==> flow/design.v <==
module ieee754multiplier (
    input logic clk, rst_n,
    input logic [31:0] a_i,
    input logic [31:0] b_i,
    input logic start_i,
    output logic done_o,
    output logic nan_o,
    output logic inifinit_o,
    output logic overflow_o,
    output logic underflow_o,
    output logic [31:0] product_o
);
typedef enum logic[1:0] {
    INITIAL_STATE = 2'b00,
    MULTIPLY_STEP = 2'b01,
    RESULT_VERIFICATION_STEP = 2'b10,
    DONE = 2'b11
} MULTIPLIER_FSM_STATE;
MULTIPLIER_FSM_STATE current_state;
logic [31:0] a_r, b_r;  
logic signal_a, signal_b;
logic [7:0] exponent_a, exponent_b;
logic [23:0] mantissa_a, mantissa_b;  
logic [47:0] mantissa_temp;
logic [9:0] exponent_temp;
logic [31:0] product_r;      
logic [1:0]  exponent_hi_r;  
always_comb begin : MULTIPLIER_COMB_BLOCK
    signal_a = a_r[31];  
    signal_b = b_r[31];  
    exponent_a = a_r[30:23];  
    exponent_b = b_r[30:23];  
    mantissa_a[23] = 1;
    mantissa_a[22:0] = a_r[22:0];   
    mantissa_b[23] = 1;
    mantissa_b[22:0] = b_r[22:0];   
    if (mantissa_a[22-:23] == 0 || mantissa_b[22-:23] == 0) begin  
        mantissa_temp = 0;  
        exponent_temp = 0;  
    end else begin
        mantissa_temp = mantissa_a * mantissa_b;  
        exponent_temp = exponent_a + exponent_b - 127;  
        if (mantissa_temp[47] == 1) begin  
            mantissa_temp = mantissa_temp >> 1;  
            exponent_temp = exponent_temp + 1;  
        end
    end
end
always_ff @(posedge clk, negedge rst_n) begin : MULTIPLIER_FF_BLOCK
    if(!rst_n) begin
        current_state <= INITIAL_STATE;
        a_r <= 32'b0;
        b_r <= 32'b0;
        product_r <= 32'b0;
        exponent_hi_r <= 2'b0;
        done_o <= 1'b0;
        nan_o <= 1'b0;
        inifinit_o <= 1'b0;
        overflow_o <= 1'b0;
        underflow_o <= 1'b0;
        product_o <= 32'b0;
    end else begin
        case (current_state)
            INITIAL_STATE, DONE: begin
                done_o <= 1'b0;
                if (start_i) begin
                    a_r <= a_i;
                    b_r <= b_i;
                    current_state <= MULTIPLY_STEP;
                end else begin
                    current_state <= INITIAL_STATE;
                end
            end
            MULTIPLY_STEP: begin
                product_r[31] <= signal_a ^ signal_b;  
                product_r[30:23] <= exponent_temp[7:0];  
                product_r[22:0] <= mantissa_temp[45:23];  
                exponent_hi_r <= exponent_temp[9:8];
                current_state <= RESULT_VERIFICATION_STEP;
            end
            RESULT_VERIFICATION_STEP: begin
                nan_o <= 1'b0;
                inifinit_o <= 1'b0;
                overflow_o <= 1'b0;
                underflow_o <= 1'b0;
                product_o <= product_r;
                if (product_r[30:23] == 8'hFF && product_r[22:0] != 23'b00) begin
                    nan_o <= 1'b1;
                    product_o <= 32'b00;
                end else if (product_r[30:23] == 8'b11111111 && product_r[22:0] == 23'b0) begin
                    inifinit_o <= 1'b1;
                end else if (exponent_hi_r[0] == 1'b1 || exponent_hi_r[1] == 1'b1) begin
                    overflow_o <= 1'b1;
                    product_o <= 32'h7FFFFFFF;
                end else if (product_r[30:23] == 8'b00000000) begin
                    underflow_o <= 1'b1;
                    product_o <= 32'b00;
                end
                done_o <= 1'b1;
                current_state <= DONE;
            end
        endcase
    end
end
endmodule
==> flow/run.sh <==
#!/bin/bash
# the make line also repeats each setting of config.mk as NAME=value (left out here)
make -C /OpenROAD-flow-scripts/flow DESIGN_CONFIG=/design/flow/config.mk WORK_HOME=/design/flow/orfs CLKGATE_MAP_FILE= finish
==> flow/config.mk <==
export PLATFORM = sky130hd
export DESIGN_NAME = ieee754multiplier
export DESIGN_NICKNAME = ieee754multiplier
export VERILOG_FILES = /design/flow/design.v
export SDC_FILE = /design/flow/constraint.sdc
export NUM_CORES = 4
export LEC_CHECK = 0
export CAP_MARGIN = 40
export CELL_PAD_IN_SITES_DETAIL_PLACEMENT = 0
export CORE_ASPECT_RATIO = 0.93
export CORE_MARGIN = 2
export CORE_UTILIZATION = 72
export CTS_CLUSTER_DIAMETER = 242
export CTS_CLUSTER_SIZE = 21
export GPL_TIMING_DRIVEN = 1
export MAX_ROUTING_LAYER = met5
export SETUP_SLACK_MARGIN = 1.79
export SLEW_MARGIN = 25
==> flow/constraint.sdc <==
create_clock -name core_clock -period 7.83 [get_ports {clk}]
set_input_delay 1.5660 -clock core_clock [delete_from_list [all_inputs] [get_ports {clk}]]
set_output_delay 1.5660 -clock core_clock [all_outputs]
set_load 0.01 [all_outputs]
==> flow_summary_export.csv, run 1 <==
group,metric,value,unit
timing,rsz0062_at_grt,"true",
cells_and_area,final_nets,3623,
flow_run,openroad.warnings,32,
yosys,ys_seq_elements,139,
yosys,top_area_cell,"fa_1",
routing,initialDrtViolationCount,2249,
yosys,most_common_cell,"inv_1",
yosys,synth.distinct_cells,66,
grt,grt_max_degree,71,
critical_path,rrSetupSlack,720,ps
clock_network,cts_tree,"yes",
critical_path,crit_cells,26,
timing,relSlewSlack,45.3,%
timing,finalClockPeriodUsage,90.8,%
critical_path,critPathCapture,"exponent_hi_r[0]",
critical_path,critPathKind,"reg -> reg",
grt,overflow,0,
grt,grt_pass1_wl,123000,µm
placed_design,io_buffers,103,
routing,avgViaCountPerCell,6.18,
placed_design,place_inst,3168,
min_path,min_from,"nan_o",
critical_path,reg2reg_depth,26,
critical_path,timing.rr.start,"a_r[14]",
grt,grtUsageTotal,46.4,%
timing,setup_violations,0,
critical_path,slowest_stage,"dfrtp_4",
placed_design,dp_hpwl,53400,µm
floorplan,rows,65,
timing,worst_slew_pin_slew,817,ps
yosys,area_leaders,"fa_1 39%, dfrtp_1 14%, inv_1 10%",
critical_path,cp-start-kind,"register",
cells_and_area,stdcell_count,3344,
timing,hold_violations,0,
routing,postRouteAntennaNets,0,
yosys,ys_sh_mux,3.56,%
routing,vias,20667,
yosys,simple_gate_share,15.2,%
critical_path,slowest_delay,580,ps
critical_path,r2r_end,"exponent_hi_r[0]",
min_path,hold_class,"reg -> reg",
min_path,holdPathStages,1,
yosys,synth_seq_share,14.0,%
routing,first_pass_iters,6,
flow_run,cap_violations,0,
yosys,ys_sh_xor,1.34,%
placed_design,gp_congestion,0.927,
min_path,hold_path_end,"nan_o",
floorplan,chip_area,35900,µm²
cells_and_area,final_core_util,86.8,%
routing,routed_wl,79500,µm
yosys,synth.logic.top_family,"adder cells",
yosys,ys_cells,2692,
yosys,flop_cell,"dfrtp_1",
critical_path,worstPathArrival,7420,ps
cells_and_area,n_fill_cell,1713,
timing,period_minus_slack,7110,ps
placed_design,placed_cell_area,26800,µm²
timing,fin_tns_setup,0,ps
yosys,ys_area,24800,µm²
critical_path,startpoint,"a_r[14]",
yosys,yosys_warnings,1,
yosys,ys_sh_adder,48.3,%
critical_path,crit_family,"adder cells",
critical_path,worstSetupEndpointType,"register",
routing,drc_errors,0,
floorplan,io_pins,104,
clock_network,cts_buffers,17,
yosys,synthesis.nets,3426,
yosys,netlist.area_leader.share,39.0,%
cells_and_area,syn_to_final_growth,18.9,%
yosys,synth_area,24800,µm²
yosys,avgSynthCellArea,9.20,µm²
clock_network,cts_buffer_depth,2,
timing,max_clock_freq,141,MHz
clock_network,worstSkewPairLatency,460,ps
yosys,aoi_share,5.26,%
floorplan,fp_util,73.0,%
clock_network,cts_root_buffer,"clkbuf_16",
grt,grt_antenna_before_repair,9,
yosys,synth_cells,2692,
floorplan,coreArea,33900,µm²
floorplan,dieWidth,196,µm
yosys,common_cells,"661 x inv_1, 482 x fa_1, 313 x nand2_1",
clock_network,htreeDepth,4,
critical_path,crit_fanout,7,
clock_network,clkTransAtPathRegs,80,ps
timing,maxSlewViolCount,0,
critical_path,path_buffers,8,
timing,fin_skew,20.1,ps
critical_path,cp_common_cell,"fa_1",
run_status,status,"finished clean",
routing,wl_per_cell,23.8,µm
floorplan,die_y,183,µm
yosys,edf_count,0,
yosys,async_flop_share,100,%
clock_network,clock-sinks,139,
grt,grt_pass1_vias,22493,
cells_and_area,fin_area,29400,µm²
critical_path,crit_required,8140,ps
routing by layer:
metal  track usage, %  up-vias  part of all wire [%]  routed length (µm)
met5                0        -                 0.018                  14
met1             53.5    10298                    33               26300
met4             35.2        2                   9.2                7300
li1                 -     8482                     -                   -
met2             72.8     1389                    46               36800
met3             15.0      496                    11                9070
through the flow:
step	hold slack [ps]	worst slack, ps
2_1_floorplan	366	1320
3_3_place_gp	461	479
3_5_place_dp	472	402
4_1_cts	483	912
5_1_grt	521	598
6_report	483	722
repair_timing:
| action | 4_1_cts | 5_1_grt |
|---|---|---|
| hold buffers | 0 | 0 |
| endpoints found under the setup margin | 33 | 33 |
| resized | 146 | 62 |
| cloned | 5 | 1 |
| pin swaps | 34 | 22 |
| buffers inserted | 116 | 14 |
final cells by class:
cell class / count / area [µm²] / share of cell area [%]
multi-input cells: 1759 / 19100 / 64.8
flip-flops and latches: 139 / 3590 / 12.2
repair buffers: 309 / 3090 / 10.5
inverters: 663 / 2510 / 8.52
well taps: 435 / 544 / 1.85
clock buffers: 17 / 425 / 1.45
clock inverters: 15 / 189 / 0.642
diodes: 7 / 17.5 / 0.0595
==> run 2, diff against run 1 <==
Settings changed: ABC_AREA set to 1, PLACE_DENSITY set to 0.76, SETUP_SLACK_MARGIN 1.79 to 0.37.
Clock period 7.83 ns to 6.24 ns, I/O delays scaled along.
==> run 2 against run 1 <==
- the run now fails in global routing (5_1_grt)
- area after synthesis increased by 7.1%
- die area increased by 6.9%
- synthesized cell count increased by 32%
==> flow_summary_export.csv, run 2 <==
group,metric,value,unit
run_status,status,"aborted with a tool error",
run_status,lastStage,"global routing (5_1_grt)",
run_status,error_line,"[ERROR GRT-0232] Routing congestion too high. Check the congestion heatmap in the GUI.",
yosys,aoi_share,3.39,%
yosys,top_area_cell,"fa_1",
placed_design,io_buffers,103,
yosys,ys_area,26500,µm²
yosys,ys_seq_elements,139,
placed_design,gp_congestion,1.02,
clock_network,cts_root_buffer,"clkbuf_16",
yosys,synth_seq_share,13.1,%
placed_design,placed_cell_area,30000,µm²
yosys,flop_cell,"dfrtp_1",
yosys,synth.logic.top_family,"adder cells",
clock_network,htreeDepth,4,
clock_network,cts_hold_buf,0,
yosys,common_cells,"1149 x nand2_1, 1001 x inv_1, 482 x fa_1",
yosys,ys_cells,3564,
grt,overflow,148,
floorplan,die_y,189,µm
grt,grtUsageTotal,76.3,%
yosys,synth.distinct_cells,41,
floorplan,fp_util,73.4,%
yosys,synth_cells,3564,
yosys,area_leaders,"fa_1 36%, nand2_1 16%, inv_1 14%",
yosys,synth_area,26500,µm²
floorplan,io_pins,104,
yosys,avgSynthCellArea,7.44,µm²
yosys,async_flop_share,100,%
yosys,ys_sh_mux,0,%
yosys,ys_sh_adder,45.1,%
floorplan,chip_area,38400,µm²
yosys,edf_count,0,
yosys,ys_sh_xor,0.396,%
yosys,netlist.area_leader.share,36.4,%
clock_network,cts_buffer_depth,2,
floorplan,rows,67,
placed_design,dp_hpwl,69400,µm
yosys,synthesis.nets,4298,
yosys,simple_gate_share,21.2,%
clock_network,clock-sinks,139,
yosys,yosys_warnings,1,
floorplan,coreArea,36100,µm²
clock_network,cts_buffers,17,
floorplan,dieWidth,203,µm
yosys,most_common_cell,"nand2_1",
[run 2: per-stage QoR]
step	TNS [ps]	setup slack [ps]	instances
after global placement	-8160	-274	4236
after floorplan	0	289	3564
after detailed placement	-12860	-441	4236
after CTS	-4250	-172	4292
[run 2: per-layer routing]
layer  GRT usage, %  overflow
met1           79.5         9
met4           62.8        42
met2           90.6        88
met3           64.7         8
met5           51.7         1
[run 2: repair_timing]
item | in CTS
setup buffers | 19
cloned | 5
pin swaps | 9
endpoints found under the setup margin | 33
gates resized | 108
==> run 3, diff against run 2 <==
Settings changed: ABC_AREA 1 to unset, CAP_MARGIN 40 to 20, CELL_PAD_IN_SITES_DETAIL_PLACEMENT 0 to unset, CORE_ASPECT_RATIO 0.93 to unset, CORE_UTILIZATION 72 to 65, CTS_CLUSTER_DIAMETER 242 to unset, CTS_CLUSTER_SIZE 21 to unset, GPL_TIMING_DRIVEN 1 to unset, MAX_ROUTING_LAYER met5 to unset, PLACE_DENSITY 0.76 to unset, SETUP_SLACK_MARGIN 0.37 to unset, SLEW_MARGIN 25 to 20.
Clock period 6.24 ns to 6.55 ns, I/O delays scaled along.
==> run 3 against run 2 <==
- synthesized cell count fell by 24%
- now fails the layout checks on negative setup slack
- die area rose by 3.4%
- area after synthesis fell by 6.6%
==> flow_summary_export.csv, run 3 <==
group,metric,value,unit
critical_path,crit_cells,26,
critical_path,crit_family,"adder cells",
placed_design,gp_congestion,0.935,
floorplan,die_y,199,µm
run_status,violations,"negative setup slack",
yosys,ys_cells,2692,
timing,max_clock_freq,142,MHz
grt,grt_pass1_wl,112000,µm
min_path,holdPathStages,1,
timing,setup_ws,-469,ps
critical_path,worstPathArrival,7300,ps
grt,grt_max_degree,78,
min_path,hold_class,"reg -> reg",
critical_path,slowest_stage,"fa_1",
routing,wl_per_cell,19.9,µm
routing,drc_errors,0,
yosys,simple_gate_share,15.2,%
clock_network,clock-sinks,139,
floorplan,io_pins,104,
yosys,edf_count,0,
cells_and_area,fin_area,30100,µm²
yosys,async_flop_share,100,%
yosys,synth.logic.top_family,"adder cells",
yosys,yosys_warnings,1,
floorplan,coreArea,37600,µm²
critical_path,cp-start-kind,"register",
clock_network,cts_root_buffer,"clkbuf_16",
cells_and_area,final_nets,3746,
critical_path,timing.rr.start,"a_r[8]",
min_path,min_from,"done_o",
placed_design,io_buffers,103,
timing,rsz0062_at_grt,"true",
yosys,ys_seq_elements,139,
timing,fin_skew,17.8,ps
cells_and_area,syn_to_final_growth,21.4,%
yosys,common_cells,"661 x inv_1, 482 x fa_1, 313 x nand2_1",
critical_path,reg2reg_depth,26,
routing,routed_wl,70200,µm
clock_network,clkTransAtPathRegs,80,ps
routing,postRouteAntennaNets,0,
yosys,aoi_share,5.26,%
cells_and_area,flop_area,3500,µm²
timing,period_minus_slack,7020,ps
yosys,flop_cell,"dfrtp_1",
yosys,synthesis.nets,3426,
critical_path,worstSetupEndpointType,"register",
yosys,synth_area,24800,µm²
critical_path,critPathCapture,"product_r[6]",
yosys,most_common_cell,"inv_1",
grt,grt_antenna_before_repair,2,
clock_network,cts_buffers,17,
critical_path,crit_fanout,10,
critical_path,cp_common_cell,"fa_1",
critical_path,r2r_end,"product_r[6]",
min_path,hold_path_end,"done_o",
clock_network,cts_tree,"yes",
yosys,netlist.area_leader.share,39.0,%
run_status,status,"failed layout checks",
timing,finalClockPeriodUsage,107,%
critical_path,critPathKind,"reg -> reg",
critical_path,slowest_delay,520,ps
placed_design,placed_cell_area,28500,µm²
timing,hold_violations,0,
flow_run,openroad.warnings,32,
flow_run,cap_violations,0,
grt,overflow,0,
yosys,ys_area,24800,µm²
yosys,synth.distinct_cells,66,
yosys,area_leaders,"fa_1 39%, dfrtp_1 14%, inv_1 10%",
floorplan,fp_util,65.9,%
grt,grtUsageTotal,37.8,%
cells_and_area,logic_area,18900,µm²
critical_path,rrSetupSlack,-470,ps
timing,maxSlewViolCount,0,
floorplan,chip_area,39700,µm²
critical_path,crit_required,6830,ps
timing,setup_violations,33,
floorplan,rows,71,
yosys,avgSynthCellArea,9.20,µm²
yosys,top_area_cell,"fa_1",
yosys,ys_sh_xor,1.34,%
clock_network,htreeDepth,4,
timing,worst_slew_pin_slew,977,ps
cells_and_area,n_fill_cell,2497,
timing,fin_tns_setup,-11820,ps
grt,grt_pass1_vias,21248,
routing,first_pass_iters,5,
placed_design,dp_hpwl,56700,µm
critical_path,startpoint,"a_r[8]",
routing,vias,19737,
floorplan,dieWidth,199,µm
yosys,synth_seq_share,14.0,%
clock_network,cts_buffer_depth,2,
yosys,synth_cells,2692,
clock_network,worstSkewPairLatency,460,ps
critical_path,path_buffers,9,
routing,initialDrtViolationCount,1058,
yosys,ys_sh_mux,3.56,%
timing,relSlewSlack,34.7,%
yosys,ys_sh_adder,48.3,%
routing,avgViaCountPerCell,5.58,
cells_and_area,final_core_util,80.0,%
==> run 3: final cells by class <==
class,instances,share of cell area [%]
clock buffers,18,1.46
well taps,511,2.13
multi-input cells,1758,63.0
flip-flops and latches,139,11.7
inverters,663,8.32
repair buffers,433,12.9
diodes,1,0.00833
clock inverters,14,0.475
==> run 3: timing repair <==
item	4_1_cts	5_1_grt
setup endpoints to repair	33	33
resized	97	44
gates cloned	0	1
buffers inserted	24	11
pin swaps	42	17
hold buffers	0	0
==> run 3: routing by layer <==
metal,up-vias,part of all wire (%),GRT usage [%],wire [µm]
met2,751,49,62.6,34600
met4,2,6.2,22.1,4360
met3,234,7.8,8.32,5490
li1,8728,-,-,-
met5,-,0.019,0,13
met1,10022,37,45.8,25700
==> run 3: stage by stage <==
| stage | worst slack [ps] | std cells | hold slack, ps |
|---|---|---|---|
| finish | -469 | 3537 | 484 |
| global route | -724 | 3536 | 492 |
| CTS | -295 | 3524 | 485 |
| detailed placement | -614 | 3469 | 467 |
| global placement | -525 | 3469 | 458 |
| floorplan | -7.21 | 2692 | 366 |
==> run 4, diff against run 3 <==
Settings changed: CAP_MARGIN 20 to 40, CELL_PAD_IN_SITES_DETAIL_PLACEMENT set to 0, CORE_ASPECT_RATIO set to 0.93, CORE_UTILIZATION 65 to 72, CTS_CLUSTER_DIAMETER set to 246, CTS_CLUSTER_SIZE set to 21, GPL_TIMING_DRIVEN set to 1, HOLD_SLACK_MARGIN set to -0.07, MAX_ROUTING_LAYER set to met5, PLACE_DENSITY set to 0.72, SETUP_SLACK_MARGIN set to -0.34, SLEW_MARGIN 20 to 25.
Clock period 6.55 ns to 6.53 ns, I/O delays scaled along.
==> run 4 against run 3 <==
- the layout still fails its checks (negative setup slack)
- non-clock buffer count rose by 28
- wire length rose by 25%
- critical endpoint is now product_r[3]
==> flow_summary_export.csv, run 4 <==
group,metric,value,unit
run_status,status,"failed layout checks",
run_status,violations,"negative setup slack",
grt,grt_pass1_wl,125000,µm
timing,holdWs,488,ps
timing,hold_violations,0,
critical_path,crit_required,6800,ps
critical_path,critPathCapture,"product_r[3]",
floorplan,chip_area,35900,µm²
cells_and_area,final_nets,3775,
floorplan,die_y,183,µm
routing,vias,22244,
routing,drc_errors,0,
routing,routed_wl,88000,µm
critical_path,slowest_delay,570,ps
yosys,aoi_share,5.26,%
placed_design,place_inst,3400,
critical_path,worstSetupEndpointType,"register",
routing,first_pass_iters,8,
yosys,top_area_cell,"fa_1",
yosys,synth_cells,2692,
clock_network,cts_buffers,17,
grt,grt_max_degree,86,
clock_network,cts_root_buffer,"clkbuf_16",
timing,max_clock_freq,138,MHz
flow_run,openroad.warnings,31,
routing,wl_per_cell,25.2,µm
critical_path,path_buffers,10,
floorplan,io_pins,104,
min_path,hold_class,"reg -> reg",
critical_path,crit_cells,27,
yosys,most_common_cell,"inv_1",
routing,postRouteAntennaNets,0,
timing,worst_slew_pin_slew,753,ps
timing,setup_violations,33,
floorplan,rows,65,
floorplan,fp_util,73.0,%
placed_design,dp_hpwl,60000,µm
clock_network,worstSkewPairLatency,450,ps
clock_network,clkTransAtPathRegs,70,ps
grt,grt_pass1_vias,23103,
yosys,ys_cells,2692,
routing,avgViaCountPerCell,6.37,
yosys,synth.logic.top_family,"adder cells",
floorplan,dieWidth,196,µm
cells_and_area,stdcell_count,3491,
critical_path,cp_common_cell,"fa_1",
timing,period_minus_slack,7260,ps
yosys,async_flop_share,100,%
cells_and_area,syn_to_final_growth,23.4,%
timing,relSlewSlack,49.6,%
yosys,ys_sh_mux,3.56,%
placed_design,gp_congestion,1.00,
timing,finalClockPeriodUsage,111,%
yosys,ys_sh_xor,1.34,%
critical_path,critPathKind,"reg -> reg",
clock_network,cts_tree,"yes",
timing,setup_ws,-735,ps
clock_network,cts_buffer_depth,2,
min_path,min_from,"nan_o",
yosys,flop_cell,"dfrtp_1",
yosys,yosys_warnings,1,
critical_path,r2r_end,"product_r[3]",
min_path,holdPathStages,1,
yosys,netlist.area_leader.share,39.0,%
yosys,edf_count,0,
yosys,ys_sh_adder,48.3,%
yosys,synthesis.nets,3426,
routing,initialDrtViolationCount,2678,
critical_path,startpoint,"a_r[12]",
critical_path,worstPathArrival,7540,ps
placed_design,io_buffers,103,
yosys,common_cells,"661 x inv_1, 482 x fa_1, 313 x nand2_1",
yosys,avgSynthCellArea,9.20,µm²
yosys,ys_seq_elements,139,
grt,grt_antenna_before_repair,2,
yosys,synth_area,24800,µm²
critical_path,slowest_stage,"fa_2",
critical_path,rrSetupSlack,-730,ps
critical_path,reg2reg_depth,27,
critical_path,crit_family,"adder cells",
timing,maxSlewViolCount,0,
clock_network,cts_hold_buf,0,
timing,rsz0062_at_grt,"true",
timing,fin_skew,11.6,ps
flow_run,cap_violations,0,
yosys,simple_gate_share,15.2,%
yosys,synth_seq_share,14.0,%
yosys,ys_area,24800,µm²
clock_network,clock-sinks,139,
grt,grtUsageTotal,46.7,%
clock_network,htreeDepth,4,
floorplan,coreArea,33900,µm²
critical_path,cp-start-kind,"register",
yosys,synth.distinct_cells,66,
critical_path,timing.rr.start,"a_r[12]",
grt,overflow,0,
min_path,hold_path_end,"nan_o",
yosys,area_leaders,"fa_1 39%, dfrtp_1 14%, inv_1 10%",
critical_path,crit_fanout,6,
==> run 4: what timing repair did <==
action / 4_1_cts / 5_1_grt
pin swaps: 28 / 46
setup buffers: 34 / 23
setup endpoints to repair: 33 / 33
resized: 123 / 110
cloned: 3 / 3
==> run 4: layout make-up <==
type	count	area [µm²]
tap	435	544
clock inverter	15	194
clock buffer	17	425
inverter	663	2500
timing repair buffer	461	4250
antenna	2	5.00
sequential	139	3520
multi-input combinational	1759	19100
fill	1418	3350
==> run 4: metal layers <==
layer  GRT usage [%]  share of wire [%]
met3            11.9                 13
met2            76.3                 47
met5               0              0.013
met1            54.1                 30
met4            33.8                 10
==> run 4: through the flow <==
stage	area (µm²)	setup TNS, ps	worst slack (ps)	util, %
floorplan	24800	-4430	-328	-
detailed placement	28300	-20870	-726	83.6
global placement	28300	-18470	-664	83.3
finish	30600	-19760	-735	90.1
CTS	29800	-10560	-429	87.8
global route	30600	-22800	-878	90.1
==> run 5, diff against run 4 <==
Settings changed: MAX_ROUTING_LAYER met5 to met4, SETUP_SLACK_MARGIN -0.34 to 1.98.
Clock period 6.53 ns to 7.61 ns, I/O delays scaled along.
==> run 5 against run 4 <==
- the run now finishes clean
- final cell count fell by 6.8%
- wire length fell by 19%
- global-route usage fell by 3.3 points
- area after synthesis did not move
- first-iteration DRC count fell by 38%
- count of clock-buffer cells in the layout did not move
- sequential share of layout area rose by 1.2 points
==> flow_summary_export.csv, run 5 <==
group,metric,value,unit
critical_path,crit_cells,25,
grt,grtUsageTotal,43.5,%
routing,drc_errors,0,
floorplan,dieWidth,196,µm
critical_path,r2r_end,"product_r[16]",
clock_network,cts_buffer_depth,2,
placed_design,dp_hpwl,52300,µm
routing,avgViaCountPerCell,5.96,
yosys,ys_area,24800,µm²
critical_path,worstPathArrival,7510,ps
yosys,synth_area,24800,µm²
yosys,synth_cells,2692,
floorplan,rows,65,
routing,vias,19414,
min_path,min_from,"nan_o",
timing,maxSlewViolCount,0,
timing,period_minus_slack,7140,ps
cells_and_area,final_core_util,83.4,%
yosys,ys_cells,2692,
yosys,synthesis.nets,3426,
floorplan,io_pins,104,
timing,finalClockPeriodUsage,93.8,%
yosys,synth.logic.top_family,"adder cells",
clock_network,worstSkewPairLatency,470,ps
yosys,synth_seq_share,14.0,%
timing,relSlewSlack,47.1,%
yosys,async_flop_share,100,%
floorplan,fp_util,73.0,%
yosys,most_common_cell,"inv_1",
timing,hold_violations,0,
flow_run,openroad.warnings,32,
critical_path,crit_family,"adder cells",
clock_network,htreeDepth,4,
min_path,hold_class,"reg -> reg",
yosys,simple_gate_share,15.2,%
critical_path,rrSetupSlack,470,ps
critical_path,crit_required,7980,ps
critical_path,timing.rr.start,"b_r[7]",
yosys,common_cells,"661 x inv_1, 482 x fa_1, 313 x nand2_1",
critical_path,reg2reg_depth,25,
cells_and_area,final_nets,3537,
critical_path,slowest_stage,"dfrtp_4",
critical_path,cp-start-kind,"register",
routing,first_pass_iters,6,
cells_and_area,n_fill_cell,2026,
yosys,ys_sh_adder,48.3,%
yosys,ys_seq_elements,139,
floorplan,chip_area,35900,µm²
critical_path,startpoint,"b_r[7]",
yosys,aoi_share,5.26,%
critical_path,crit_fanout,8,
routing,postRouteAntennaNets,0,
flow_run,cap_violations,0,
critical_path,slowest_delay,570,ps
grt,grt_max_degree,66,
timing,worst_slew_pin_slew,787,ps
cells_and_area,syn_to_final_growth,14.2,%
timing,setup_violations,0,
clock_network,clkTransAtPathRegs,80,ps
placed_design,gp_congestion,0.955,
yosys,flop_cell,"dfrtp_1",
routing,initialDrtViolationCount,1651,
clock_network,cts_tree,"yes",
cells_and_area,logic_area,18800,µm²
grt,grt_antenna_before_repair,3,
routing,routed_wl,71000,µm
yosys,ys_sh_mux,3.56,%
yosys,netlist.area_leader.share,39.0,%
grt,grt_pass1_wl,114000,µm
run_status,status,"finished clean",
timing,max_clock_freq,140,MHz
grt,grt_pass1_vias,21372,
min_path,hold_path_end,"nan_o",
critical_path,path_buffers,7,
clock_network,cts_hold_buf,0,
yosys,area_leaders,"fa_1 39%, dfrtp_1 14%, inv_1 10%",
timing,rsz0062_at_grt,"true",
critical_path,critPathKind,"reg -> reg",
placed_design,placed_cell_area,26700,µm²
grt,overflow,0,
yosys,ys_sh_xor,1.34,%
routing,wl_per_cell,21.8,µm
floorplan,die_y,183,µm
critical_path,worstSetupEndpointType,"register",
yosys,avgSynthCellArea,9.20,µm²
yosys,yosys_warnings,1,
cells_and_area,flop_area,3580,µm²
yosys,top_area_cell,"fa_1",
clock_network,clock-sinks,139,
timing,fin_tns_setup,0,ps
cells_and_area,fin_area,28300,µm²
yosys,synth.distinct_cells,66,
critical_path,cp_common_cell,"fa_1",
critical_path,critPathCapture,"product_r[16]",
yosys,edf_count,0,
timing,fin_skew,18.2,ps
floorplan,coreArea,33900,µm²
clock_network,cts_buffers,17,
placed_design,io_buffers,103,
min_path,holdPathStages,1,
clock_network,cts_root_buffer,"clkbuf_16",
run 5: stage by stage:
| step | instances | worst slack (ps) | hold slack, ps |
|---|---|---|---|
| 2_1_floorplan | 2692 | 1100 | 366 |
| 3_3_place_gp | 3159 | 211 | 463 |
| 3_5_place_dp | 3162 | 177 | 471 |
| 4_1_cts | 3239 | 541 | 494 |
| 5_1_grt | 3253 | 255 | 512 |
| 6_report | 3255 | 471 | 489 |
run 5: metal layers:
layer,GRT usage (%),wire length (µm),vias to the layer above
met4,24.0,4350,0
li1,-,-,8307
met2,69.0,34700,1018
met1,51.7,25000,9782
met5,-,0,-
met3,10.3,7020,307
run 5: layout make-up:
type	count	area share (%)
Multi-Input combinational cell	1758	66.4
Timing Repair Buffer	224	7.90
Clock inverter	15	0.708
Sequential cell	139	12.7
Clock buffer	17	1.50
Inverter	663	8.86
Antenna cell	4	0.0354
Tap cell	435	1.93
run 5: what timing repair did:
| item | in CTS | in global routing |
|---|---|---|
| pin swaps | 5 | 5 |
| endpoints found under the setup margin | 33 | 33 |
| setup buffers | 44 | 11 |
| resized | 77 | 26 |
| cloned | 1 | 0 |
==> run 6, diff against run 5 <==
Settings changed: ABC_AREA set to 1, CAP_MARGIN 40 to 20, CELL_PAD_IN_SITES_DETAIL_PLACEMENT 0 to unset, CORE_ASPECT_RATIO 0.93 to unset, CORE_UTILIZATION 72 to 69, CTS_CLUSTER_DIAMETER 246 to 363, CTS_CLUSTER_SIZE 21 to 95, GPL_TIMING_DRIVEN 1 to unset, HOLD_SLACK_MARGIN -0.07 to unset, MAX_ROUTING_LAYER met4 to unset, PLACE_DENSITY 0.72 to unset, SETUP_SLACK_MARGIN 1.98 to -0.13, SLEW_MARGIN 25 to 20.
Clock period 7.61 ns to 3.48 ns, I/O delays scaled along.
==> run 6 against run 5 <==
- the run now fails in global routing (5_1_grt)
- synthesized cell count grew 32%
- area after synthesis grew 7.1%
- die area up 11%
==> flow_summary_export.csv, run 6 <==
group,metric,value,unit
clock_network,clock-sinks,139,
yosys,most_common_cell,"nand2_1",
yosys,simple_gate_share,21.2,%
yosys,ys_sh_mux,0,%
run_status,error_line,"[ERROR GRT-0232] Routing congestion too high. Check the congestion heatmap in the GUI.",
yosys,top_area_cell,"fa_1",
grt,overflow,3,
floorplan,chip_area,40000,µm²
yosys,flop_cell,"dfrtp_1",
yosys,synthesis.nets,4298,
clock_network,htreeDepth,4,
yosys,common_cells,"1149 x nand2_1, 1001 x inv_1, 482 x fa_1",
clock_network,cts_buffers,17,
yosys,synth_area,26500,µm²
yosys,yosys_warnings,1,
floorplan,coreArea,37800,µm²
run_status,lastStage,"global routing (5_1_grt)",
yosys,edf_count,0,
run_status,status,"aborted with a tool error",
yosys,ys_sh_adder,45.1,%
yosys,ys_cells,3564,
floorplan,io_pins,104,
floorplan,rows,71,
yosys,netlist.area_leader.share,36.4,%
placed_design,io_buffers,103,
yosys,ys_sh_xor,0.396,%
yosys,ys_seq_elements,139,
grt,grtUsageTotal,70.0,%
floorplan,die_y,200,µm
yosys,area_leaders,"fa_1 36%, nand2_1 16%, inv_1 14%",
yosys,ys_area,26500,µm²
yosys,async_flop_share,100,%
yosys,avgSynthCellArea,7.44,µm²
clock_network,cts_buffer_depth,2,
yosys,synth.logic.top_family,"adder cells",
floorplan,dieWidth,200,µm
yosys,synth_cells,3564,
placed_design,dp_hpwl,68400,µm
floorplan,fp_util,70.2,%
yosys,synth_seq_share,13.1,%
placed_design,place_inst,4341,
yosys,synth.distinct_cells,41,
yosys,aoi_share,3.39,%
clock_network,cts_root_buffer,"clkbuf_16",
placed_design,gp_congestion,1.01,
[run 6: metrics by stage]
stage	setup TNS (ps)	cell area (µm²)	setup WS, ps
4_1_cts	-93250	32200	-2880
3_5_place_dp	-104930	30600	-3310
3_3_place_gp	-99540	30600	-3210
2_1_floorplan	-80400	27300	-2470
[run 6: what timing repair did]
item	4_1_cts
hold buffers	0
setup buffers	28
gates cloned	7
pin swaps	99
gates resized	172
endpoints found under the setup margin	33
[run 6: per-layer routing]
metal  track usage, %  GRT overflow
met4             62.2             2
met2             84.6             1
met1             72.1             0
met3             56.7             0
met5             41.2             0
==> run 7, diff against run 6 <==
Settings changed: CORE_UTILIZATION 69 to 72, CTS_CLUSTER_DIAMETER 363 to unset, CTS_CLUSTER_SIZE 95 to 47, PLACE_DENSITY set to 0.65, SETUP_SLACK_MARGIN -0.13 to 0.51.
Clock period 3.48 ns to 4.26 ns, I/O delays scaled along.
==> run 7 against run 6 <==
- the run again fails in global routing (5_1_grt)
- area after synthesis did not move
- die area is 4.1% lower
- synthesized cell count did not move
==> flow_summary_export.csv, run 7 <==
group,metric,value,unit
run_status,status,"aborted with a tool error",
run_status,lastStage,"global routing (5_1_grt)",
run_status,error_line,"[ERROR GRT-0116] Global routing finished with congestion. Check the congestion regions in the DRC Viewer.",
yosys,netlist.area_leader.share,36.4,%
placed_design,place_inst,4306,
yosys,common_cells,"1149 x nand2_1, 1001 x inv_1, 482 x fa_1",
floorplan,io_pins,104,
floorplan,chip_area,38400,µm²
yosys,top_area_cell,"fa_1",
grt,grtUsageTotal,76.5,%
yosys,synth_cells,3564,
yosys,most_common_cell,"nand2_1",
placed_design,io_buffers,103,
floorplan,fp_util,72.8,%
yosys,ys_seq_elements,139,
yosys,aoi_share,3.39,%
placed_design,dp_hpwl,74400,µm
grt,overflow,82,
yosys,ys_sh_adder,45.1,%
clock_network,cts_root_buffer,"clkbuf_16",
floorplan,die_y,196,µm
floorplan,dieWidth,196,µm
placed_design,dp_slack,-2380,ps
yosys,synth_area,26500,µm²
placed_design,placed_cell_area,30600,µm²
yosys,ys_cells,3564,
yosys,ys_sh_xor,0.396,%
placed_design,gp_congestion,1.00,
yosys,edf_count,0,
yosys,ys_sh_mux,0,%
yosys,avgSynthCellArea,7.44,µm²
yosys,area_leaders,"fa_1 36%, nand2_1 16%, inv_1 14%",
clock_network,cts_hold_buf,0,
clock_network,clock-sinks,139,
yosys,synth_seq_share,13.1,%
floorplan,rows,70,
yosys,synthesis.nets,4298,
floorplan,coreArea,36400,µm²
clock_network,cts_buffers,17,
clock_network,htreeDepth,4,
yosys,async_flop_share,100,%
yosys,synth.distinct_cells,41,
yosys,simple_gate_share,21.2,%
yosys,ys_area,26500,µm²
yosys,yosys_warnings,1,
yosys,synth.logic.top_family,"adder cells",
clock_network,cts_buffer_depth,2,
yosys,flop_cell,"dfrtp_1",
## run 7: repair_timing
item | in CTS
gates cloned | 5
buffers inserted | 33
resized | 134
pin swaps | 53
setup endpoints to repair | 33
## run 7: per-stage QoR
| stage | setup TNS [ps] | utilization [%] |
|---|---|---|
| floorplan | -54660 | - |
| global placement | -72820 | 83.9 |
| detailed placement | -77270 | 83.9 |
| CTS | -70830 | 87.7 |
## run 7: routing by layer
metal | GRT usage [%] | GRT overflow
met3 | 64.1 | 2
met2 | 92.4 | 45
met4 | 69.0 | 30
met1 | 76.5 | 5
met5 | 48.9 | 0
==> run 8, diff against run 7 <==
Settings changed: ABC_AREA 1 to 0, CAP_MARGIN 20 to 40, CELL_PAD_IN_SITES_DETAIL_PLACEMENT set to 2, CELL_PAD_IN_SITES_GLOBAL_PLACEMENT set to 2, CORE_ASPECT_RATIO set to 0.93, CORE_MARGIN 2 to 10, CORE_UTILIZATION 72 to 32, CTS_CLUSTER_DIAMETER set to 88, CTS_CLUSTER_SIZE 47 to 69, GPL_ROUTABILITY_DRIVEN set to 0, GPL_TIMING_DRIVEN set to 1, MAX_ROUTING_LAYER set to met4, PLACE_DENSITY 0.65 to 0.48, SETUP_SLACK_MARGIN 0.51 to 1.16, SLEW_MARGIN 20 to 10, TNS_END_PERCENT set to 55.
Clock period 4.26 ns to 8.62 ns, I/O delays scaled along.
==> run 8 against run 7 <==
- the run now finishes clean
- synthesized cell count fell by 24%
- die area rose by 130%
- area after synthesis fell by 6.6%
==> flow_summary_export.csv, run 8 <==
group,metric,value,unit
yosys,flop_cell,"dfrtp_1",
floorplan,fp_util,32.3,%
cells_and_area,fin_area,29100,µm²
timing,relSlewSlack,41.9,%
critical_path,critPathKind,"reg -> reg",
yosys,ys_sh_mux,3.56,%
critical_path,startpoint,"b_r[2]",
timing,holdWs,482,ps
yosys,edf_count,0,
yosys,top_area_cell,"fa_1",
clock_network,cts_hold_buf,0,
yosys,yosys_warnings,1,
placed_design,placed_cell_area,27400,µm²
floorplan,coreArea,76800,µm²
floorplan,dieWidth,308,µm
timing,hold_violations,0,
timing,fin_skew,28.3,ps
yosys,ys_area,24800,µm²
critical_path,cp-start-kind,"register",
routing,initialDrtViolationCount,717,
yosys,area_leaders,"fa_1 39%, dfrtp_1 14%, inv_1 10%",
routing,postRouteAntennaNets,0,
floorplan,io_pins,104,
timing,finalClockPeriodUsage,84.3,%
critical_path,r2r_end,"product_r[26]",
timing,period_minus_slack,7270,ps
critical_path,rrSetupSlack,1350,ps
grt,grt_pass1_wl,143000,µm
yosys,ys_cells,2692,
yosys,netlist.area_leader.share,39.0,%
critical_path,slowest_stage,"fa_1",
clock_network,clock-sinks,139,
yosys,synth.distinct_cells,66,
critical_path,slowest_delay,550,ps
grt,grt_antenna_before_repair,6,
yosys,synth_area,24800,µm²
grt,overflow,0,
routing,avgViaCountPerCell,4.89,
clock_network,cts_root_buffer,"clkbuf_16",
critical_path,crit_fanout,14,
clock_network,cts_buffer_depth,2,
critical_path,critPathCapture,"product_r[26]",
placed_design,io_buffers,103,
critical_path,crit_chain,"buf_4 > and2_1 > fa_1 > fa_1 > inv_1 > fa_1 > fa_1 > inv_1 > fa_1 > fa_1 > inv_1 > fa_1 > inv_1 > ha_4 > a21oi_2 > o21ai_2 > a31oi_4 > nand4_1 > a41o_1 > a22o_4 > buf_12 > nor4b_4 > xnor2_1 > o22ai_1",
yosys,synth_seq_share,14.0,%
critical_path,crit_required,8950,ps
clock_network,cts_tree,"yes",
critical_path,crit_cells,24,
clock_network,htreeDepth,4,
timing,rsz0062_at_grt,"true",
yosys,synthesis.nets,3426,
flow_run,cap_violations,0,
critical_path,worstPathArrival,7600,ps
yosys,aoi_share,5.26,%
timing,fin_tns_setup,0,ps
floorplan,rows,98,
min_path,holdPathStages,1,
yosys,simple_gate_share,15.2,%
yosys,avgSynthCellArea,9.20,µm²
grt,grt_max_degree,59,
yosys,ys_sh_adder,48.3,%
min_path,min_from,"done_o",
critical_path,path_buffers,6,
yosys,common_cells,"661 x inv_1, 482 x fa_1, 313 x nand2_1",
routing,first_pass_iters,5,
timing,maxSlewViolCount,0,
placed_design,dp_slack,483,ps
clock_network,worstSkewPairLatency,500,ps
critical_path,worstSetupEndpointType,"register",
routing,wl_per_cell,24.7,µm
yosys,most_common_cell,"inv_1",
flow_run,openroad.warnings,31,
grt,grt_pass1_vias,22133,
placed_design,dp_hpwl,78600,µm
routing,drc_errors,0,
timing,worst_slew_pin_slew,868,ps
routing,vias,18796,
yosys,async_flop_share,100,%
routing,routed_wl,95000,µm
critical_path,cp_common_cell,"fa_1",
min_path,hold_path_end,"done_o",
critical_path,timing.rr.start,"b_r[2]",
cells_and_area,final_nets,3563,
critical_path,crit_family,"adder cells",
critical_path,reg2reg_depth,24,
clock_network,clkTransAtPathRegs,70,ps
floorplan,die_y,288,µm
clock_network,cts_buffers,17,
run_status,status,"finished clean",
yosys,ys_seq_elements,139,
floorplan,chip_area,88900,µm²
yosys,ys_sh_xor,1.34,%
yosys,synth_cells,2692,
yosys,synth.logic.top_family,"adder cells",
timing,max_clock_freq,138,MHz
cells_and_area,syn_to_final_growth,17.6,%
min_path,hold_class,"reg -> reg",
timing,setup_violations,0,
grt,grtUsageTotal,22.3,%
timing,setup_ws,1350,ps
-- run 8: through the flow --
step | utilization [%] | std cells
after CTS | 36.9 | 3802
after global routing | 37.9 | 3842
after detailed placement | 35.7 | 3758
after floorplan | - | 2692
after global placement | 35.4 | 3749
final | 38.0 | 3844
-- run 8: area by class of cell --
| type | count | area, µm² |
|---|---|---|
| flip-flops and latches | 139 | 3550 |
| fillers | 8351 | 47600 |
| well taps | 1000 | 1250 |
| multi-input cells | 1758 | 18600 |
| repair buffers | 250 | 2570 |
| diodes | 2 | 5.00 |
| clock buffers | 17 | 425 |
| inverters | 663 | 2510 |
| clock inverters | 15 | 176 |
-- run 8: what timing repair did --
action	CTS	global route
pin swaps	3	30
setup endpoints to repair	33	27
resized	69	94
gates cloned	0	2
setup buffers	12	37
-- run 8: metal layers --
metal / part of all wire (%) / vias up / routed length (µm) / global-route usage [%]
met5: 0 / - / 0 / -
met1: 44 / 10164 / 41800 / 27.5
met4: 1.4 / 0 / 1370 / 4.05
met3: 2.1 / 65 / 1970 / 2.21
met2: 52 / 220 / 49900 / 39.5
li1: - / 8347 / - / -
==> run 9, diff against run 8 <==
Settings changed: ABC_AREA 0 to unset, CAP_MARGIN 40 to 0, CELL_PAD_IN_SITES_DETAIL_PLACEMENT 2 to unset, CELL_PAD_IN_SITES_GLOBAL_PLACEMENT 2 to unset, CORE_ASPECT_RATIO 0.93 to unset, CORE_MARGIN 10 to 2, CORE_UTILIZATION 32 to 72, CTS_CLUSTER_DIAMETER 88 to 29, CTS_CLUSTER_SIZE 69 to unset, GPL_ROUTABILITY_DRIVEN 0 to unset, GPL_TIMING_DRIVEN 1 to unset, MAX_ROUTING_LAYER met4 to unset, PLACE_DENSITY 0.48 to unset, SETUP_SLACK_MARGIN 1.16 to 1.85, SLEW_MARGIN 10 to 20, TNS_END_PERCENT 55 to unset.
Clock period 8.62 ns to 6.22 ns, I/O delays scaled along.
==> run 9 against run 8 <==
- the layout now fails its checks (negative setup slack)
- clock skew up 1.9 ps
- first-iteration DRC count rose to 4.6 times the previous value
- flip-flop count unchanged
- hold slack better by 32 ps
==> flow_summary_export.csv, run 9 <==
group,metric,value,unit
clock_network,htreeDepth,4,
yosys,synth_cells,2692,
yosys,edf_count,0,
grt,grt_pass1_vias,24641,
yosys,netlist.area_leader.share,39.0,%
routing,wl_per_cell,27.2,µm
placed_design,place_inst,3423,
yosys,async_flop_share,100,%
timing,fin_skew,30.3,ps
yosys,avgSynthCellArea,9.20,µm²
critical_path,critPathCapture,"exponent_hi_r[0]",
timing,maxSlewViolCount,0,
timing,finalClockPeriodUsage,128,%
critical_path,r2r_end,"exponent_hi_r[0]",
floorplan,fp_util,73.5,%
clock_network,cts_buffers,17,
placed_design,placed_cell_area,28800,µm²
critical_path,crit_fanout,5,
min_path,hold_class,"reg -> reg",
grt,grt_antenna_before_repair,3,
timing,hold_violations,0,
yosys,synth_area,24800,µm²
timing,max_clock_freq,125,MHz
timing,fin_tns_setup,-53300,ps
yosys,aoi_share,5.26,%
yosys,ys_sh_adder,48.3,%
routing,drc_errors,0,
min_path,min_from,"nan_o",
critical_path,crit_required,6490,ps
critical_path,critPathKind,"reg -> reg",
yosys,common_cells,"661 x inv_1, 482 x fa_1, 313 x nand2_1",
timing,holdWs,514,ps
timing,rsz0062_at_grt,"true",
cells_and_area,final_nets,3793,
cells_and_area,syn_to_final_growth,24.4,%
cells_and_area,stdcell_count,3523,
critical_path,reg2reg_depth,28,
yosys,ys_sh_xor,1.34,%
critical_path,timing.rr.start,"b_r[13]",
clock_network,cts_buffer_depth,2,
clock_network,cts_hold_buf,0,
yosys,synth_seq_share,14.0,%
cells_and_area,fin_area,30800,µm²
yosys,most_common_cell,"inv_1",
timing,period_minus_slack,7980,ps
critical_path,crit_cells,28,
yosys,ys_cells,2692,
flow_run,openroad.warnings,32,
timing,worst_slew_pin_slew,1220,ps
timing,setup_violations,33,
yosys,synth.distinct_cells,66,
floorplan,rows,67,
placed_design,dp_slack,-882,ps
yosys,simple_gate_share,15.2,%
critical_path,rrSetupSlack,-1760,ps
flow_run,cap_violations,0,
routing,postRouteAntennaNets,0,
timing,relSlewSlack,18.3,%
placed_design,gp_congestion,0.955,
floorplan,coreArea,33700,µm²
clock_network,worstSkewPairLatency,470,ps
min_path,holdPathStages,1,
run_status,status,"failed layout checks",
clock_network,cts_tree,"yes",
critical_path,slowest_stage,"fa_1",
clock_network,cts_root_buffer,"clkbuf_16",
min_path,hold_path_end,"nan_o",
yosys,ys_seq_elements,139,
critical_path,worstPathArrival,8240,ps
routing,avgViaCountPerCell,6.67,
placed_design,dp_hpwl,58800,µm
yosys,ys_sh_mux,3.56,%
critical_path,worstSetupEndpointType,"register",
critical_path,crit_family,"adder cells",
routing,first_pass_iters,21,
grt,overflow,0,
critical_path,startpoint,"b_r[13]",
yosys,synthesis.nets,3426,
yosys,top_area_cell,"fa_1",
yosys,area_leaders,"fa_1 39%, dfrtp_1 14%, inv_1 10%",
clock_network,clock-sinks,139,
critical_path,path_buffers,10,
yosys,yosys_warnings,1,
floorplan,die_y,189,µm
placed_design,io_buffers,103,
routing,vias,23486,
routing,routed_wl,96000,µm
routing,initialDrtViolationCount,3267,
run_status,violations,"negative setup slack",
cells_and_area,final_core_util,91.4,%
floorplan,chip_area,35900,µm²
grt,grt_pass1_wl,131000,µm
floorplan,dieWidth,189,µm
floorplan,io_pins,104,
timing,setup_ws,-1760,ps
yosys,ys_area,24800,µm²
yosys,synth.logic.top_family,"adder cells",
grt,grtUsageTotal,49.2,%
clock_network,clkTransAtPathRegs,80,ps
critical_path,slowest_delay,850,ps
critical_path,cp-start-kind,"register",
grt,grt_max_degree,65,
yosys,flop_cell,"dfrtp_1",
run 9: repair_timing:
item,in CTS,in global routing
setup endpoints to repair,33,33
resized,107,78
setup buffers,39,20
pin swaps,44,51
gates cloned,5,0
run 9: layout make-up:
class | instances | area, µm²
inverters | 663 | 2490
repair buffers | 479 | 4440
diodes | 3 | 7.51
clock inverters | 15 | 171
well taps | 448 | 561
multi-input cells | 1759 | 19200
clock buffers | 17 | 425
flip-flops and latches | 139 | 3520
fillers | 1271 | 2890
run 9: routing by layer:
layer / vias to the layer above / track usage, % / wire (µm)
li1: 8820 / - / -
met1: 11215 / 53.6 / 27700
met5: - / 1.24 / 269
met3: 1055 / 15.1 / 13600
met4: 10 / 38.1 / 11300
met2: 2386 / 80.4 / 43100
==> run 10, diff against run 9 <==
Settings changed: CAP_MARGIN 0 to 20, CORE_UTILIZATION 72 to 50, CTS_CLUSTER_DIAMETER 29 to unset, SETUP_SLACK_MARGIN 1.85 to unset.
Clock period 6.22 ns to 6.56 ns, I/O delays scaled along.
==> run 10 against run 9 <==
- the layout still fails its checks (negative setup slack)
- wire length decreased by 25%
- non-clock buffer count decreased by 33
- sequential share of layout area increased by 0.098 points
- global-route usage decreased by 20 points
- worst setup slack improved by 1300 ps
- clock skew decreased by 16 ps
- utilization decreased by 29 points
- critical path type unchanged
- largest cell class unchanged
==> flow_summary_export.csv, run 10 <==
group,metric,value,unit
routing,first_pass_iters,4,
timing,relSlewSlack,27.1,%
yosys,ys_cells,2692,
timing,maxSlewViolCount,0,
yosys,synth_cells,2692,
run_status,status,"failed layout checks",
yosys,synth.logic.top_family,"adder cells",
critical_path,cp-start-kind,"register",
timing,hold_violations,0,
floorplan,coreArea,49000,µm²
flow_run,openroad.warnings,29,
yosys,common_cells,"661 x inv_1, 482 x fa_1, 313 x nand2_1",
critical_path,worstPathArrival,7290,ps
grt,grt_pass1_wl,114000,µm
critical_path,r2r_end,"product_r[26]",
yosys,ys_sh_adder,48.3,%
grt,grtUsageTotal,29.7,%
grt,grt_pass1_vias,21388,
routing,routed_wl,72000,µm
yosys,top_area_cell,"fa_1",
yosys,synth.distinct_cells,66,
critical_path,timing.rr.start,"a_r[19]",
run_status,violations,"negative setup slack",
cells_and_area,syn_to_final_growth,22.6,%
clock_network,cts_tree,"yes",
floorplan,rows,81,
min_path,holdPathStages,1,
critical_path,startpoint,"a_r[19]",
grt,grt_antenna_before_repair,6,
timing,period_minus_slack,7010,ps
placed_design,gp_congestion,0.933,
floorplan,dieWidth,227,µm
yosys,area_leaders,"fa_1 39%, dfrtp_1 14%, inv_1 10%",
yosys,ys_sh_xor,1.34,%
min_path,hold_class,"reg -> reg",
timing,holdWs,476,ps
clock_network,clock-sinks,139,
critical_path,crit_required,6840,ps
critical_path,critPathKind,"reg -> reg",
yosys,avgSynthCellArea,9.20,µm²
clock_network,worstSkewPairLatency,450,ps
grt,grt_max_degree,89,
yosys,flop_cell,"dfrtp_1",
clock_network,clkTransAtPathRegs,70,ps
critical_path,worstSetupEndpointType,"register",
routing,initialDrtViolationCount,879,
yosys,simple_gate_share,15.2,%
critical_path,cp_common_cell,"fa_1",
placed_design,dp_hpwl,59400,µm
clock_network,cts_buffer_depth,2,
timing,setup_violations,33,
flow_run,cap_violations,0,
critical_path,crit_fanout,5,
timing,max_clock_freq,143,MHz
floorplan,io_pins,104,
min_path,hold_path_end,"done_o",
routing,postRouteAntennaNets,0,
yosys,ys_area,24800,µm²
yosys,synth_seq_share,14.0,%
min_path,min_from,"done_o",
critical_path,path_buffers,9,
floorplan,die_y,227,µm
yosys,most_common_cell,"inv_1",
critical_path,slowest_delay,580,ps
clock_network,htreeDepth,4,
timing,worst_slew_pin_slew,1090,ps
critical_path,rrSetupSlack,-450,ps
critical_path,crit_cells,25,
clock_network,cts_buffers,17,
yosys,netlist.area_leader.share,39.0,%
routing,drc_errors,0,
yosys,async_flop_share,100,%
yosys,aoi_share,5.26,%
clock_network,cts_root_buffer,"clkbuf_16",
timing,setup_ws,-451,ps
routing,vias,19323,
timing,fin_skew,14.0,ps
routing,avgViaCountPerCell,5.22,
cells_and_area,final_nets,3760,
grt,overflow,0,
placed_design,io_buffers,103,
routing,wl_per_cell,19.4,µm
critical_path,crit_family,"adder cells",
yosys,edf_count,0,
critical_path,critPathCapture,"product_r[26]",
yosys,synthesis.nets,3426,
critical_path,reg2reg_depth,25,
yosys,ys_sh_mux,3.56,%
floorplan,chip_area,51300,µm²
yosys,synth_area,24800,µm²
timing,rsz0062_at_grt,"true",
yosys,yosys_warnings,1,
floorplan,fp_util,50.6,%
yosys,ys_seq_elements,139,
critical_path,slowest_stage,"fa_1",
timing,finalClockPeriodUsage,107,%
run 10: cell type report:
type                            instances  area, µm²
Clock inverter                         15        176
Tap cell                              664        831
Fill cell                            4219      18600
Clock buffer                           17        425
Antenna cell                            1       2.50
Timing Repair Buffer                  446       4040
Multi-Input combinational cell       1759      18900
Inverter                              663       2500
Sequential cell                       139       3500
run 10: per-stage QoR:
step | std cells | setup TNS [ps] | area (µm²) | worst slack, ps | utilization [%]
4_1_cts | 3692 | -12840 | 30000 | -468 | 61.3
2_1_floorplan | 2692 | 0 | 25000 | 2.79 | -
3_3_place_gp | 3636 | -22270 | 28800 | -749 | 58.9
5_1_grt | 3703 | -20670 | 30400 | -699 | 62.0
6_report | 3704 | -12710 | 30400 | -451 | 62.0
3_5_place_dp | 3637 | -23720 | 28800 | -784 | 58.9
run 10: timing repair:
action,in CTS,in global routing
setup buffers,21,10
cloned,2,2
pin swaps,14,68
hold buffers,0,0
endpoints found under the setup margin,33,33
gates resized,91,58
run 10: per-layer routing:
layer  routed length, µm  global-route usage (%)  up-vias
met5                  23                       0        -
met3                3770                    4.92      145
met2               36600                    51.7      505
met4                3300                    13.3        4
met1               28200                    36.2     9917
li1                    -                       -     8752
==> run 11, diff against run 10 <==
Settings changed: ABC_AREA set to 1, CAP_MARGIN 20 to 15, CORE_ASPECT_RATIO set to 0.93, CORE_UTILIZATION 50 to 72, CTS_CLUSTER_SIZE set to 10, HOLD_SLACK_MARGIN set to -0.09, SETUP_SLACK_MARGIN set to -0.48, TNS_END_PERCENT set to 20.
Clock period 6.56 ns to 4.93 ns, I/O delays scaled along.
==> run 11 against run 10 <==
- the flow now stops in global routing (5_1_grt)
- area after synthesis increased by 7.1%
- die area decreased by 25%
- synthesized cell count increased by 32%
==> flow_summary_export.csv, run 11 <==
group,metric,value,unit
run_status,status,"aborted with a tool error",
run_status,lastStage,"global routing (5_1_grt)",
run_status,error_line,"[ERROR GRT-0232] Routing congestion too high. Check the congestion heatmap in the GUI.",
yosys,synth_area,26500,µm²
yosys,synth_seq_share,13.1,%
yosys,area_leaders,"fa_1 36%, nand2_1 16%, inv_1 14%",
yosys,ys_seq_elements,139,
yosys,simple_gate_share,21.2,%
clock_network,cts_buffers,17,
clock_network,cts_root_buffer,"clkbuf_16",
floorplan,coreArea,36100,µm²
floorplan,die_y,189,µm
floorplan,fp_util,73.4,%
yosys,flop_cell,"dfrtp_1",
yosys,common_cells,"1149 x nand2_1, 1001 x inv_1, 482 x fa_1",
yosys,async_flop_share,100,%
yosys,synth.logic.top_family,"adder cells",
yosys,aoi_share,3.39,%
floorplan,io_pins,104,
yosys,top_area_cell,"fa_1",
clock_network,cts_buffer_depth,2,
grt,overflow,12,
clock_network,clock-sinks,139,
yosys,ys_sh_xor,0.396,%
yosys,yosys_warnings,1,
yosys,synth_cells,3564,
yosys,ys_area,26500,µm²
yosys,ys_sh_adder,45.1,%
clock_network,htreeDepth,4,
placed_design,dp_hpwl,66600,µm
yosys,edf_count,0,
yosys,synth.distinct_cells,41,
grt,grtUsageTotal,76.3,%
floorplan,chip_area,38400,µm²
floorplan,rows,67,
yosys,synthesis.nets,4298,
yosys,avgSynthCellArea,7.44,µm²
clock_network,cts_hold_buf,0,
placed_design,io_buffers,103,
yosys,most_common_cell,"nand2_1",
yosys,netlist.area_leader.share,36.4,%
yosys,ys_cells,3564,
placed_design,place_inst,4272,
yosys,ys_sh_mux,0,%
floorplan,dieWidth,203,µm
placed_design,gp_congestion,0.966,
## run 11: timing repair
item | CTS
gates resized | 83
endpoints found under the hold margin | 0
setup endpoints to repair | 33
cloned | 7
setup buffers | 22
pin swaps | 43
## run 11: metrics by stage
step / hold slack, ps / area, µm² / setup WS (ps) / setup TNS [ps]
CTS: 486 / 31500 / -1500 / -48330
detailed placement: 464 / 30300 / -1680 / -53680
global placement: 455 / 30300 / -1500 / -47980
floorplan: 392 / 27300 / -1030 / -32870
## run 11: metal layers
layer | global-route usage, % | overflow
met1 | 78.2 | 0
met2 | 89.3 | 6
met3 | 65.2 | 3
met4 | 68.2 | 3
met5 | 49.9 | 0
==> run 12, diff against run 11 <==
Settings changed: ABC_AREA 1 to unset, CAP_MARGIN 15 to 20, CORE_ASPECT_RATIO 0.93 to unset, CORE_UTILIZATION 72 to 48, CTS_CLUSTER_SIZE 10 to unset, HOLD_SLACK_MARGIN -0.09 to unset, SETUP_SLACK_MARGIN -0.48 to unset, TNS_END_PERCENT 20 to unset.
Clock period 4.93 ns to 10.2 ns, I/O delays scaled along.
==> run 12 against run 11 <==
- the run now finishes clean
- die area up 39%
- synthesized cell count is 24% lower
- area after synthesis decreased by 6.6%
==> flow_summary_export.csv, run 12 <==
group,metric,value,unit
run_status,status,"finished clean",
timing,setup_violations,0,
yosys,synth_seq_share,14.0,%
timing,fin_skew,22.2,ps
yosys,synth.logic.top_family,"adder cells",
critical_path,slowest_delay,820,ps
min_path,holdPathStages,1,
critical_path,crit_cells,23,
clock_network,worstSkewPairLatency,450,ps
yosys,ys_seq_elements,139,
clock_network,cts_resized,0,
critical_path,critPathCapture,"product_r[4]",
yosys,synthesis.nets,3426,
clock_network,cts_buffers,17,
floorplan,dieWidth,231,µm
routing,initialDrtViolationCount,1027,
clock_network,clkTransAtPathRegs,70,ps
clock_network,cts_hold_buf,0,
clock_network,cts_buffer_depth,2,
grt,grt_max_degree,87,
critical_path,worstPathArrival,8500,ps
critical_path,rrSetupSlack,1970,ps
timing,period_minus_slack,8230,ps
routing,first_pass_iters,8,
yosys,flop_cell,"dfrtp_1",
yosys,async_flop_share,100,%
cells_and_area,stdcell_count,3426,
yosys,aoi_share,5.26,%
yosys,ys_sh_mux,3.56,%
critical_path,cp_common_cell,"fa_1",
floorplan,chip_area,53400,µm²
routing,postRouteAntennaNets,0,
routing,wl_per_cell,20.0,µm
yosys,common_cells,"661 x inv_1, 482 x fa_1, 313 x nand2_1",
clock_network,htreeDepth,4,
yosys,netlist.area_leader.share,39.0,%
yosys,yosys_warnings,1,
timing,worst_slew_pin_slew,1090,ps
placed_design,place_inst,3394,
grt,overflow,0,
yosys,edf_count,0,
routing,routed_wl,68400,µm
yosys,most_common_cell,"inv_1",
timing,rsz0062_at_grt,"false",
critical_path,path_buffers,6,
critical_path,cp-start-kind,"register",
yosys,ys_sh_adder,48.3,%
routing,avgViaCountPerCell,5.35,
critical_path,crit_chain,"clkinv_1 > nor2_1 > ha_1 > fa_1 > inv_1 > fa_1 > fa_1 > inv_1 > fa_1 > fa_1 > inv_1 > fa_1 > inv_1 > ha_1 > nand2_1 > o21ai_1 > nor2_1 > a21oi_1 > a41o_1 > a22o_1 > buf_4 > mux2i_1 > o22ai_1",
grt,grt_antenna_before_repair,1,
clock_network,cts_setup_buffers,0,
timing,fin_tns_setup,0,ps
critical_path,startpoint,"b_r[2]",
timing,finalClockPeriodUsage,80.7,%
flow_run,openroad.warnings,27,
yosys,ys_cells,2692,
routing,insertedDiodeCount,0,
flow_run,cap_violations,0,
critical_path,crit_required,10470,ps
min_path,hold_path_end,"done_o",
floorplan,fp_util,48.4,%
yosys,area_leaders,"fa_1 39%, dfrtp_1 14%, inv_1 10%",
timing,max_clock_freq,121,MHz
grt,grt_pass1_vias,19849,
yosys,synth_area,24800,µm²
critical_path,worstSetupEndpointType,"register",
min_path,min_from,"done_o",
critical_path,slowest_stage,"dfrtp_1",
critical_path,reg2reg_depth,23,
grt,grtUsageTotal,27.0,%
placed_design,dp_hpwl,53800,µm
placed_design,gp_congestion,0.948,
floorplan,io_pins,104,
critical_path,crit_family,"adder cells",
critical_path,r2r_end,"product_r[4]",
timing,maxSlewViolCount,0,
critical_path,timing.rr.start,"b_r[2]",
yosys,top_area_cell,"fa_1",
routing,vias,18316,
routing,drc_errors,0,
min_path,hold_class,"reg -> reg",
yosys,synth_cells,2692,
floorplan,coreArea,51200,µm²
critical_path,critPathKind,"reg -> reg",
floorplan,rows,83,
cells_and_area,syn_to_final_growth,9.23,%
yosys,simple_gate_share,15.2,%
critical_path,crit_fanout,18,
clock_network,cts_root_buffer,"clkbuf_16",
yosys,ys_sh_xor,1.34,%
yosys,ys_area,24800,µm²
placed_design,io_buffers,103,
yosys,avgSynthCellArea,9.20,µm²
clock_network,clock-sinks,139,
clock_network,cts_tree,"yes",
grt,grt_pass1_wl,110000,µm
cells_and_area,final_nets,3467,
yosys,synth.distinct_cells,66,
timing,hold_violations,0,
floorplan,die_y,231,µm
timing,relSlewSlack,27.7,%
## run 12: stage by stage
step / setup WS (ps) / utilization, % / hold WS, ps / cell area, µm²
finish: 1970 / 52.8 / 481 / 27100
global route: 1430 / 52.8 / 502 / 27100
CTS: 1980 / 52.8 / 487 / 27000
detailed placement: 2020 / 51.7 / 471 / 26500
global placement: 2100 / 51.7 / 463 / 26500
floorplan: 3200 / - / 366 / 24800
## run 12: area by class of cell
type	instances	area, µm²
fillers	4736	24100
well taps	680	851
clock buffers	18	429
inverters	663	2490
multi-input cells	1758	18300
repair buffers	154	1420
flip-flops and latches	139	3480
clock inverters	14	129
## run 12: per-layer routing
metal / part of all wire, % / wire length (µm) / up-vias / global-route usage [%]
li1: - / - / 8169 / -
met1: 41 / 27800 / 9478 / 34.9
met2: 51 / 34700 / 555 / 47.0
met3: 6.0 / 4090 / 114 / 4.18
met4: 2.8 / 1930 / 0 / 7.86
met5: 0 / 0 / - / 0
